==> 07-08 <==
==> flow/design.v <==
module decode(
	clk		,
	rst_n		,
	data_in	,
	data_out	
	);
	input clk;
	input rst_n;
	input [1:0] data_in;	 
	output reg data_out;
	wire [1:0] dis_00,dis_01,dis_10,dis_11;
	wire [31:0] add_1,add_2,add_3,add_4,add_5,add_6,add_7,add_8;
	reg [9:0]	path_s0,path_s1,path_s2,path_s3;   
	reg [31:0]	dis_s0,dis_s1,dis_s2,dis_s3;
	reg [19:0]count_clear;
	assign dis_00=data_in[1]+data_in[0];
	assign dis_01=data_in[1]+(data_in[0]^1'b1);
	assign dis_10=(data_in[1]^1'b1)+data_in[0];
	assign dis_11=(data_in[1]^1'b1)+(data_in[0]^1'b1);
	always @(posedge clk or negedge rst_n)
		if (rst_n==1'b0)
			count_clear<=20'b0;
		else if (count_clear>=20'd50000)
			count_clear<=20'b0;
		else
			count_clear<=count_clear+1'b1;
	assign add_1=dis_00+dis_s0;  
	assign add_2=dis_11+dis_s2;
	always @(posedge clk or negedge rst_n)
	begin
		if (rst_n==1'b0) 
			begin
				path_s0=10'b0;
				dis_s0=32'b0;
			end
		else if (count_clear==20'd50000)
			begin
				path_s0=10'b0;
				dis_s0=32'b0;
			end
		else if (add_1<=add_2)
			begin
				path_s0<={path_s0[8:0],1'b0};
				dis_s0<=add_1;
			end
		else 
			begin
				path_s0<={path_s2[8:0],1'b0};
				dis_s0<=add_2;
			end
	end
	assign add_3=dis_11+dis_s0;
	assign add_4=dis_00+dis_s2;
	always @(posedge clk or negedge rst_n)
	begin
		if (rst_n==1'b0) 
			begin
				path_s1=10'b0;
				dis_s1=32'b0;
			end
		else if (count_clear==20'd50000)
			begin
				path_s1=10'b0;
				dis_s1=32'b0;
			end
		else if (add_3<=add_4)
			begin
				path_s1<={path_s0[8:0],1'b1};
				dis_s1<=add_3;
			end
		else 
			begin
				path_s1<={path_s2[8:0],1'b1};
				dis_s1<=add_4;
			end
	end
	assign add_5=dis_01+dis_s1;
	assign add_6=dis_10+dis_s3;
	always @(posedge clk or negedge rst_n)
	begin
		if (rst_n==1'b0)
			begin
				path_s2=10'b0;
				dis_s2=32'b0;
			end
		else if (count_clear==20'd50000)
			begin
				path_s2=10'b0;
				dis_s2=32'b0;
			end
		else if (add_5<=add_6)
			begin
				path_s2<={path_s1[8:0],1'b0};
				dis_s2<=add_5;
			end
		else 
			begin
				path_s2<={path_s3[8:0],1'b0};
				dis_s2<=add_6;
			end
	end
	assign add_7=dis_10+dis_s1;
	assign add_8=dis_01+dis_s3;
	always @(posedge clk or negedge rst_n)
	begin
		if (rst_n==1'b0)
			begin
				path_s3=10'b0;
				dis_s3=32'b0;
			end
		else if (count_clear==20'd50000)
			begin
				path_s3=10'b0;
				dis_s3=32'b0;
			end
		else if (add_7<add_8)
			begin
				path_s3<={path_s1[8:0],1'b1};
				dis_s3<=add_7;
			end
		else 
			begin
				path_s3<={path_s3[8:0],1'b1};
				dis_s3<=add_8;
			end
	end
	always @(*)
	begin
		if ((dis_s0<=dis_s1)&&(dis_s0<=dis_s2)&&(dis_s0<=dis_s3))
			data_out<=path_s0[9];
		else if ((dis_s1<=dis_s0)&&(dis_s1<=dis_s2)&&(dis_s1<=dis_s3))
			data_out<=path_s1[9];
		else if ((dis_s2<=dis_s0)&&(dis_s2<=dis_s1)&&(dis_s2<=dis_s3))
			data_out<=path_s2[9];
		else  data_out<=path_s3[9];
	end
endmodule
==> flow/run.sh <==
#!/bin/bash
# the make line also repeats each setting of config.mk as NAME=value (left out here)
make -C /OpenROAD-flow-scripts/flow DESIGN_CONFIG=/design/flow/config.mk WORK_HOME=/design/flow/orfs CLKGATE_MAP_FILE= finish
==> flow/config.mk <==
export PLATFORM = sky130hd
export DESIGN_NAME = decode
export DESIGN_NICKNAME = decode
export VERILOG_FILES = /design/flow/design.v
export SDC_FILE = /design/flow/constraint.sdc
export NUM_CORES = 4
export LEC_CHECK = 0
export CAP_MARGIN = 35
export CELL_PAD_IN_SITES_GLOBAL_PLACEMENT = 1
export CORE_MARGIN = 3
export CORE_UTILIZATION = 16
export CTS_CLUSTER_DIAMETER = 195
export CTS_CLUSTER_SIZE = 28
export MIN_ROUTING_LAYER = met2
export SETUP_SLACK_MARGIN = 0.89
export SLEW_MARGIN = 0
==> flow/constraint.sdc <==
create_clock -name core_clock -period 6.73 [get_ports {clk}]
set_input_delay 1.3460 -clock core_clock [delete_from_list [all_inputs] [get_ports {clk}]]
set_output_delay 1.3460 -clock core_clock [all_outputs]
set_load 0.01 [all_outputs]
==> 02-12: changes against 07-08 <==
- ABC_AREA: unset -> 0
- CAP_MARGIN: 35 -> 20
- CELL_PAD_IN_SITES_GLOBAL_PLACEMENT: 1 -> unset
- CORE_MARGIN: 3 -> 2
- CORE_UTILIZATION: 16 -> 72
- CTS_CLUSTER_DIAMETER: 195 -> unset
- CTS_CLUSTER_SIZE: 28 -> 36
- HOLD_SLACK_MARGIN: unset -> -0.08
- MIN_ROUTING_LAYER: met2 -> unset
- PLACE_DENSITY: unset -> 0.67
- SETUP_SLACK_MARGIN: 0.89 -> unset
- SLEW_MARGIN: 0 -> 20
==> flow/constraint.sdc (replaced) <==
create_clock -name core_clock -period 4.75 [get_ports {clk}]
set_input_delay 0.9500 -clock core_clock [delete_from_list [all_inputs] [get_ports {clk}]]
set_output_delay 0.9500 -clock core_clock [all_outputs]
set_load 0.01 [all_outputs]
==> 04-27: changes against 07-08 <==
- CORE_MARGIN: 3 -> 7
- CORE_UTILIZATION: 16 -> 40
- HOLD_SLACK_MARGIN: unset -> 0.18
- MIN_ROUTING_LAYER: met2 -> unset
- SETUP_SLACK_MARGIN: 0.89 -> -0.24
- SLEW_MARGIN: 0 -> 15
==> flow/constraint.sdc (replaced) <==
create_clock -name core_clock -period 6.0 [get_ports {clk}]
set_input_delay 1.2000 -clock core_clock [delete_from_list [all_inputs] [get_ports {clk}]]
set_output_delay 1.2000 -clock core_clock [all_outputs]
set_load 0.01 [all_outputs]
==> 06-03: changes against 07-08 <==
- CAP_MARGIN: 35 -> 20
- CELL_PAD_IN_SITES_GLOBAL_PLACEMENT: 1 -> unset
- CORE_MARGIN: 3 -> 2
- CORE_UTILIZATION: 16 -> 67
- CTS_CLUSTER_DIAMETER: 195 -> 353
- CTS_CLUSTER_SIZE: 28 -> 37
- MIN_ROUTING_LAYER: met2 -> unset
- PLACE_DENSITY: unset -> 0.6
- SETUP_SLACK_MARGIN: 0.89 -> unset
- SLEW_MARGIN: 0 -> 20
==> flow/constraint.sdc (replaced) <==
create_clock -name core_clock -period 4.87 [get_ports {clk}]
set_input_delay 0.9740 -clock core_clock [delete_from_list [all_inputs] [get_ports {clk}]]
set_output_delay 0.9740 -clock core_clock [all_outputs]
set_load 0.01 [all_outputs]
==> summary of the runs <==
In synthesized cell count, 06-03 and 04-27 do not differ.
Of 06-03 and 07-08, 06-03 has the higher utilization (gap 67 points).
The highest total power belongs to 06-03, the lowest to 07-08.
Against 04-27, the register-to-register slack of 06-03 is worse by 650 ps.
Non-clock buffer count: 06-03 > 04-27 > 07-08.
The highest final area belongs to 06-03, the lowest to 04-27.
In synthesized area, 04-27 and 06-03 do not differ.
04-27 ran to the end with no violations. 06-03 produced a layout that fails on setup timing. 07-08 went through all stages and came out clean. 02-12 never finished: it broke off in global routing (5_1_grt).
In 04-27 the final cell count is lower than in 06-03, by about 1%.
Critical path depth: 07-08 < 06-03 < 04-27.
No activity file was given, so power comes from the tool's default toggle rates.
